Design DATAPATH_CON_PIPELINE, start of the top module:
module DATAPATH_CON_PIPELINE(clk,reset,imem_addr,imem_rdata,dmem_addr,dmem_wdata,dmem_we,dmem_rdata);
For scale: ~1300 flip-flops, roughly 0.066 sq mm of cells after synthesis.
export LEC_CHECK = 0
export CAP_MARGIN = 20
export CELL_PAD_IN_SITES_GLOBAL_PLACEMENT = 0
export CORE_ASPECT_RATIO = 1.05
export CORE_MARGIN = 2
export CORE_UTILIZATION = 71
export CTS_CLUSTER_SIZE = 50
export GPL_ROUTABILITY_DRIVEN = 1
export MAX_ROUTING_LAYER = met4
export MIN_ROUTING_LAYER = met1
export PLACE_DENSITY_LB_ADDON = 0.06
export SLEW_MARGIN = 20
create_clock -name core_clock -period 4.4 [get_ports {clk}]
run.sh (not shown) runs the stock make flow with config.mk's settings and CLKGATE_MAP_FILE=.
The baseline failed in 4_1_cts.
Rerun with:
==> flow/config.mk (replaced) <==
export PLATFORM = sky130hd
export DESIGN_NAME = DATAPATH_CON_PIPELINE
export DESIGN_NICKNAME = DATAPATH_CON_PIPELINE
export VERILOG_FILES = /design/flow/design.v
export SDC_FILE = /design/flow/constraint.sdc
export NUM_CORES = 4
export LEC_CHECK = 0
export CAP_MARGIN = 20
export CORE_MARGIN = 2
export CORE_UTILIZATION = 72
export CTS_CLUSTER_SIZE = 32
export HOLD_SLACK_MARGIN = 0.28
export PLACE_DENSITY = 0.64
export SLEW_MARGIN = 20
==> flow/constraint.sdc (replaced) <==
create_clock -name core_clock -period 4.45 [get_ports {clk}]
set_input_delay 0.8900 -clock core_clock [delete_from_list [all_inputs] [get_ports {clk}]]
set_output_delay 0.8900 -clock core_clock [all_outputs]
set_load 0.01 [all_outputs]
Effect: The changed run did not get past 5_1_grt (ODB-0269); die area fell by 1.4%; synthesized cell count does not change; area after synthesis stays the same.
Rerun with:
--- a/flow/config.mk
+++ b/flow/config.mk
@@ -8,7 +8,4 @@
 export CAP_MARGIN = 20
 export CORE_MARGIN = 2
-export CORE_UTILIZATION = 72
-export CTS_CLUSTER_SIZE = 32
-export HOLD_SLACK_MARGIN = 0.28
-export PLACE_DENSITY = 0.64
+export CORE_UTILIZATION = 40
 export SLEW_MARGIN = 20
==> flow/constraint.sdc (replaced) <==
create_clock -name core_clock -period 7.5 [get_ports {clk}]
set_input_delay 1.5000 -clock core_clock [delete_from_list [all_inputs] [get_ports {clk}]]
set_output_delay 1.5000 -clock core_clock [all_outputs]
set_load 0.01 [all_outputs]
The new run completed without violations. Die area is higher by 79%. Synthesized cell count stays the same. Synthesized area stays the same.
Rerun with:
--- a/flow/config.mk
+++ b/flow/config.mk
@@ -6,6 +6,8 @@
 export NUM_CORES = 4
 export LEC_CHECK = 0
-export CAP_MARGIN = 20
+export CAP_MARGIN = 40
 export CORE_MARGIN = 2
-export CORE_UTILIZATION = 40
+export CORE_UTILIZATION = 66
+export CTS_CLUSTER_DIAMETER = 381
+export CTS_CLUSTER_SIZE = 14
 export SLEW_MARGIN = 20
==> flow/constraint.sdc (replaced) <==
create_clock -name core_clock -period 4.03 [get_ports {clk}]
set_input_delay 0.8060 -clock core_clock [delete_from_list [all_inputs] [get_ports {clk}]]
set_output_delay 0.8060 -clock core_clock [all_outputs]
set_load 0.01 [all_outputs]
This time the run reached the layout checks and failed them: negative setup slack.
Synthesized area does not change.
Utilization is higher by 32 points.
Wire length rose by 10%.
Setup slack degrades by 1.5 ns.

DATAPATH_CON_PIPELINE again, from the RTL that the note above started with.
Settings: LEC_CHECK=0, ABC_AREA=1, CAP_MARGIN=10, CELL_PAD_IN_SITES_DETAIL_PLACEMENT=1, CELL_PAD_IN_SITES_GLOBAL_PLACEMENT=3, CORE_ASPECT_RATIO=0.6, CORE_MARGIN=2, CORE_UTILIZATION=40, CTS_CLUSTER_DIAMETER=307, CTS_CLUSTER_SIZE=17, GPL_TIMING_DRIVEN=0, MAX_ROUTING_LAYER=met5, MIN_ROUTING_LAYER=met2, SLEW_MARGIN=20; clock period 4.41 ns.
The baseline never finished: it broke off in global routing (5_1_grt).
Rerun with:
==> flow/config.mk (replaced) <==
export PLATFORM = sky130hd
export DESIGN_NAME = DATAPATH_CON_PIPELINE
export DESIGN_NICKNAME = DATAPATH_CON_PIPELINE
export VERILOG_FILES = /design/flow/design.v
export SDC_FILE = /design/flow/constraint.sdc
export NUM_CORES = 4
export LEC_CHECK = 0
export CAP_MARGIN = 20
export CORE_MARGIN = 5
export CORE_UTILIZATION = 40
export HOLD_SLACK_MARGIN = 0.3
export SLEW_MARGIN = 20
==> flow/constraint.sdc (replaced) <==
create_clock -name core_clock -period 7.5 [get_ports {clk}]
set_input_delay 1.5000 -clock core_clock [delete_from_list [all_inputs] [get_ports {clk}]]
set_output_delay 1.5000 -clock core_clock [all_outputs]
set_load 0.01 [all_outputs]
After rerunning: The new run passed the timing, DRC and antenna checks. Area after synthesis went down by 6.1%. Die area went down by 3.3%. Synthesized cell count went down by 44%.
Rerun with:
--- a/flow/config.mk
+++ b/flow/config.mk
@@ -8,5 +8,4 @@
 export CAP_MARGIN = 20
-export CORE_MARGIN = 5
-export CORE_UTILIZATION = 40
-export HOLD_SLACK_MARGIN = 0.3
+export CORE_MARGIN = 2
+export CORE_UTILIZATION = 72
 export SLEW_MARGIN = 20
==> flow/constraint.sdc (replaced) <==
create_clock -name core_clock -period 3.18 [get_ports {clk}]
set_input_delay 0.6360 -clock core_clock [delete_from_list [all_inputs] [get_ports {clk}]]
set_output_delay 0.6360 -clock core_clock [all_outputs]
set_load 0.01 [all_outputs]
Now the flow never finished: it broke off in clock tree synthesis (4_1_cts), error DPL-0033; area after synthesis is unchanged; synthesized cell count does not change; die area falls by 46%.
Rerun with:
--- a/flow/config.mk
+++ b/flow/config.mk
@@ -9,3 +9,3 @@
 export CORE_MARGIN = 2
-export CORE_UTILIZATION = 72
+export CORE_UTILIZATION = 46
 export SLEW_MARGIN = 20
==> flow/constraint.sdc (replaced) <==
create_clock -name core_clock -period 6.9 [get_ports {clk}]
set_input_delay 1.3800 -clock core_clock [delete_from_list [all_inputs] [get_ports {clk}]]
set_output_delay 1.3800 -clock core_clock [all_outputs]
set_load 0.01 [all_outputs]
Now the flow went through all stages and came out clean.
Synthesized cell count does not change.
Area after synthesis is unchanged.
Die size climbs by well over a third.
Rerun with:
--- a/flow/config.mk
+++ b/flow/config.mk
@@ -9,3 +9,4 @@
 export CORE_MARGIN = 2
-export CORE_UTILIZATION = 46
+export CORE_UTILIZATION = 70
+export CTS_CLUSTER_SIZE = 37
 export SLEW_MARGIN = 20
==> flow/constraint.sdc (replaced) <==
create_clock -name core_clock -period 4.36 [get_ports {clk}]
set_input_delay 0.8720 -clock core_clock [delete_from_list [all_inputs] [get_ports {clk}]]
set_output_delay 0.8720 -clock core_clock [all_outputs]
set_load 0.01 [all_outputs]
Outcome: The new run did not get past global routing (5_1_grt) (ODB-0269); synthesized area does not change; die size came out lower by 34%; synthesized cell count does not change.
Rerun with:
--- a/flow/config.mk
+++ b/flow/config.mk
@@ -8,5 +8,6 @@
 export CAP_MARGIN = 20
+export CELL_PAD_IN_SITES_DETAIL_PLACEMENT = 1
 export CORE_MARGIN = 2
-export CORE_UTILIZATION = 70
-export CTS_CLUSTER_SIZE = 37
+export CORE_UTILIZATION = 40
+export CTS_CLUSTER_DIAMETER = 20
 export SLEW_MARGIN = 20
==> flow/constraint.sdc (replaced) <==
create_clock -name core_clock -period 7.5 [get_ports {clk}]
set_input_delay 1.5000 -clock core_clock [delete_from_list [all_inputs] [get_ports {clk}]]
set_output_delay 1.5000 -clock core_clock [all_outputs]
set_load 0.01 [all_outputs]
With this change the flow ran to the end with no violations; synthesized area does not change; die area rose by 74%; synthesized cell count stays the same.

== before ==
Starting RTL as in the previous note.
export LEC_CHECK = 0
export CAP_MARGIN = 40
export CORE_MARGIN = 2
export CORE_UTILIZATION = 70
export CTS_CLUSTER_DIAMETER = 381
export CTS_CLUSTER_SIZE = 14
export MAX_ROUTING_LAYER = met4
export SLEW_MARGIN = 20
create_clock -name core_clock -period 4.03 [get_ports {clk}]
before did not finish; a tool error ended it in global routing (5_1_grt).
The inputs of after differ from those of before as listed below.
- a deleted CTS_CLUSTER_DIAMETER that had been 381
- a change of CORE_UTILIZATION from 70 to 40
- a deleted CTS_CLUSTER_SIZE that had been 14
- a change of CAP_MARGIN from 40 to 20
- a deleted MAX_ROUTING_LAYER that had been met4
- a change of the clock period (ns, I/O delays scaled along) from 4.03 to 6.9
==> comparison <==
- after: flow completed, timing, DRC and antenna clean
- The die of after is larger than the one used in before.
- Changes observed in after relative to before: setup fix buffers added after clock tree synthesis lower; estimated wirelength of the detail-placed design lower; post-cts resize count lower.

## violet
Starting RTL as in the previous note.
export LEC_CHECK = 0
export CAP_MARGIN = 20
export CELL_PAD_IN_SITES_GLOBAL_PLACEMENT = 1
export CORE_ASPECT_RATIO = 1.05
export CORE_MARGIN = 2
export CORE_UTILIZATION = 64
export CTS_CLUSTER_DIAMETER = 80
export GPL_ROUTABILITY_DRIVEN = 1
export MAX_ROUTING_LAYER = met4
export MIN_ROUTING_LAYER = met1
export PLACE_DENSITY_LB_ADDON = 0.06
export SETUP_SLACK_MARGIN = 1.0
export SLEW_MARGIN = 20
create_clock -name core_clock -period 3.83 [get_ports {clk}]
Although violet finished all stages, its layout failed final checks on setup timing.
Edits applied to the flow inputs when going from violet to sierra:
Settings: removing CORE_ASPECT_RATIO (formerly 1.05); setting CTS_CLUSTER_SIZE to 37 for the first time; removing CTS_CLUSTER_DIAMETER (formerly 80); removing GPL_ROUTABILITY_DRIVEN (formerly 1); removing CELL_PAD_IN_SITES_GLOBAL_PLACEMENT (formerly 1); removing MIN_ROUTING_LAYER (formerly met1); removing MAX_ROUTING_LAYER (formerly met4); removing PLACE_DENSITY_LB_ADDON (formerly 0.06); removing SETUP_SLACK_MARGIN (formerly 1.0); changing CORE_UTILIZATION from 64 to 70; changing the clock period (ns, I/O delays scaled along) from 3.83 to 4.23.
sierra did not finish; the tool stopped in global routing with error GRT-0232. Summary of sierra over violet: number of distinct library cells after synthesis barely changed; count of hold-fix buffers inserted at cts essentially unchanged; area of the mapped netlist shows no meaningful change; HPWL reported at the end of detailed placement saw an increase; floorplan die width shows a reduction of 2.0%. Re share of synthesized area spent on multiplexers: no difference whatsoever between sierra and violet. Chip area went down by a little under 10% going from violet to sierra. As far as post-synthesis cell count from yosys goes, violet and sierra are indistinguishable; the numbers are identical. STATUS area of the core region: sierra wins against violet. Buffer count from post-CTS setup fixing: sierra higher than violet.
Relative to sierra, the following input files were edited for garnet:
Settings: an added HOLD_SLACK_MARGIN of 0.29; a change of CTS_CLUSTER_SIZE from 37 to 40; an added SETUP_SLACK_MARGIN of 1.11; a change of the clock period (ns, I/O delays scaled along) from 4.23 to 4.21.
Results
Run status, sierra: aborted in global routing, error GRT-0232
garnet did not make it past global routing, where a tool error ended it.
Summary of garnet over sierra: count of pins on the block boundary saw little to no change; placement-stage cell area saw little to no change; maximum buffer depth of the clock tree saw little to no change; cell total after placement saw little to no change; pre-CTS setup slack saw a decrease.
Row total setup buffers inserted after CTS: garnet lower / sierra higher
Modified inputs, nickel compared to garnet
Settings: MAX_ROUTING_LAYER: unset -> met4; PLACE_DENSITY_LB_ADDON: unset -> 0.15; CELL_PAD_IN_SITES_GLOBAL_PLACEMENT: unset -> 3; SETUP_SLACK_MARGIN: 1.11 -> unset; CORE_UTILIZATION: 70 -> 30; HOLD_SLACK_MARGIN: 0.29 -> unset; MIN_ROUTING_LAYER: unset -> met2; CORE_ASPECT_RATIO: unset -> 1.05; CTS_CLUSTER_SIZE: 40 -> unset; GPL_ROUTABILITY_DRIVEN: unset -> 0; the clock period (ns, I/O delays scaled along): 4.21 -> 8.17.
[summary]
nickel: PASS, flow complete, no timing, DRC or antenna violations. Changes observed in nickel relative to garnet: buffers inserted during post-CTS setup optimization decreased 30; number of buffers created by CTS increased 21; worst slack at placement increased 2.06 ns. nickel vs garnet: number of placed instances with taps included up in nickel. nickel vs garnet — die width climbed by more than a quarter. NOTE number of rows created at floorplan garnet->nickel increased by more than half. From garnet to nickel the numbers moved as follows: starting density of the core shrank by 41 points; die size shows an increase of about 130%. ~same area figure in the yosys stat output in nickel and garnet. Compared with garnet, in nickel count of distinct cell types in the synthesized netlist held; core outline area went up about 130%.
For amber, these inputs were changed with respect to nickel:
Settings: CORE_MARGIN changed from 2 to 4; HOLD_SLACK_MARGIN newly set to 0.18; CTS_CLUSTER_SIZE newly set to 17; PLACE_DENSITY_LB_ADDON changed from 0.15 to 0.3; CORE_UTILIZATION changed from 30 to 50; CORE_ASPECT_RATIO changed from 1.05 to 1.26; CAP_MARGIN changed from 20 to 15; the clock period (ns, I/O delays scaled along) changed from 8.17 to 7.69.
Results
Global-route usage up 13 points in amber wrt nickel
Between amber and nickel, it is amber whose maximum clock frequency is higher, by about 8%.
Combinational power for amber is higher than for nickel.
From nickel to amber, synthesized area did not move at all.
Of amber and nickel, nickel shows the lower worst setup margin, with amber above it.
From nickel to amber the numbers moved as follows: floorplan die area shows a reduction of 38%, maximum fanout along the worst path up 110%, layout overhead on the synthesized area now smaller.
amber vs. nickel: overall power consumption went up 420 µW, final cell count shows a reduction of 1230, wire length of the first global-routing pass went down.
What indigo does differently from amber at the input level:
Settings: a deleted GPL_ROUTABILITY_DRIVEN that had been 0; a deleted HOLD_SLACK_MARGIN that had been 0.18; a change of CAP_MARGIN from 15 to 40; a deleted PLACE_DENSITY_LB_ADDON that had been 0.3; a deleted CELL_PAD_IN_SITES_GLOBAL_PLACEMENT that had been 3; a change of CORE_MARGIN from 4 to 2; a deleted MIN_ROUTING_LAYER that had been met2; a deleted CORE_ASPECT_RATIO that had been 1.26; a change of CORE_UTILIZATION from 50 to 72; a deleted CTS_CLUSTER_SIZE that had been 17; a deleted MAX_ROUTING_LAYER that had been met4; a change of the clock period (ns, I/O delays scaled along) from 7.69 to 4.02.
Results
- FAIL indigo @ global routing: tool exited with error
- Against amber, indigo comes in 18% higher on half-perimeter wire length after detailed placement.
- Going from amber to indigo, the die size was found to have gone down by 32%.
- On total cell area at the placement stage: between indigo and amber, it ends up lower for amber.
- Floorplan die width (amber / indigo): 1.08

Starting RTL as in the previous note.
Settings: LEC_CHECK=0, ABC_AREA=0, CAP_MARGIN=20, CELL_PAD_IN_SITES_DETAIL_PLACEMENT=2, CELL_PAD_IN_SITES_GLOBAL_PLACEMENT=2, CORE_ASPECT_RATIO=0.83, CORE_MARGIN=5, CORE_UTILIZATION=43, CTS_CLUSTER_DIAMETER=99, GPL_ROUTABILITY_DRIVEN=0, GPL_TIMING_DRIVEN=0, HOLD_SLACK_MARGIN=0.3, MAX_ROUTING_LAYER=met4, SLEW_MARGIN=30; clock period 7.5 ns.
The baseline produced a clean layout.
==> next run, changes <==
- ABC_AREA: 0 -> unset
- CORE_ASPECT_RATIO: 0.83 -> unset
- CORE_MARGIN: 5 -> 2
- CORE_UTILIZATION: 43 -> 29
- CTS_CLUSTER_DIAMETER: 99 -> 130
- GPL_ROUTABILITY_DRIVEN: 0 -> unset
- HOLD_SLACK_MARGIN: 0.3 -> unset
- PLACE_DENSITY_LB_ADDON: unset -> 0.18
- SETUP_SLACK_MARGIN: unset -> 0.69
- SLEW_MARGIN: 30 -> 20
- clock period: 7.5 -> 3.96 ns (I/O delays scaled with it)
Outcome: The changed run produced a layout that fails on setup timing. First-iteration DRC count shrinks by 24%. Wire length climbs by 5.8%. Synthesized area is unchanged. Utilization shrinks by 13 points. Via count hardly moves. Sequential cell count does not change. Power grows by 100%.
==> next run, changes <==
- CAP_MARGIN: 20 -> 40
- CELL_PAD_IN_SITES_DETAIL_PLACEMENT: 2 -> unset
- CELL_PAD_IN_SITES_GLOBAL_PLACEMENT: 2 -> unset
- CORE_UTILIZATION: 29 -> 70
- CTS_CLUSTER_DIAMETER: 130 -> unset
- CTS_CLUSTER_SIZE: unset -> 14
- GPL_TIMING_DRIVEN: 0 -> unset
- HOLD_SLACK_MARGIN: unset -> 0.3
- MAX_ROUTING_LAYER: met4 -> unset
- PLACE_DENSITY_LB_ADDON: 0.18 -> unset
- SETUP_SLACK_MARGIN: 0.69 -> unset
- clock period: 3.96 -> 4.51 ns (I/O delays scaled with it)
Effect: The new run ended with an error in global routing. Area after synthesis stays the same. Synthesized cell count does not change. Die area fell by 58%.
No activity file was given, so power comes from the tool's default toggle rates.
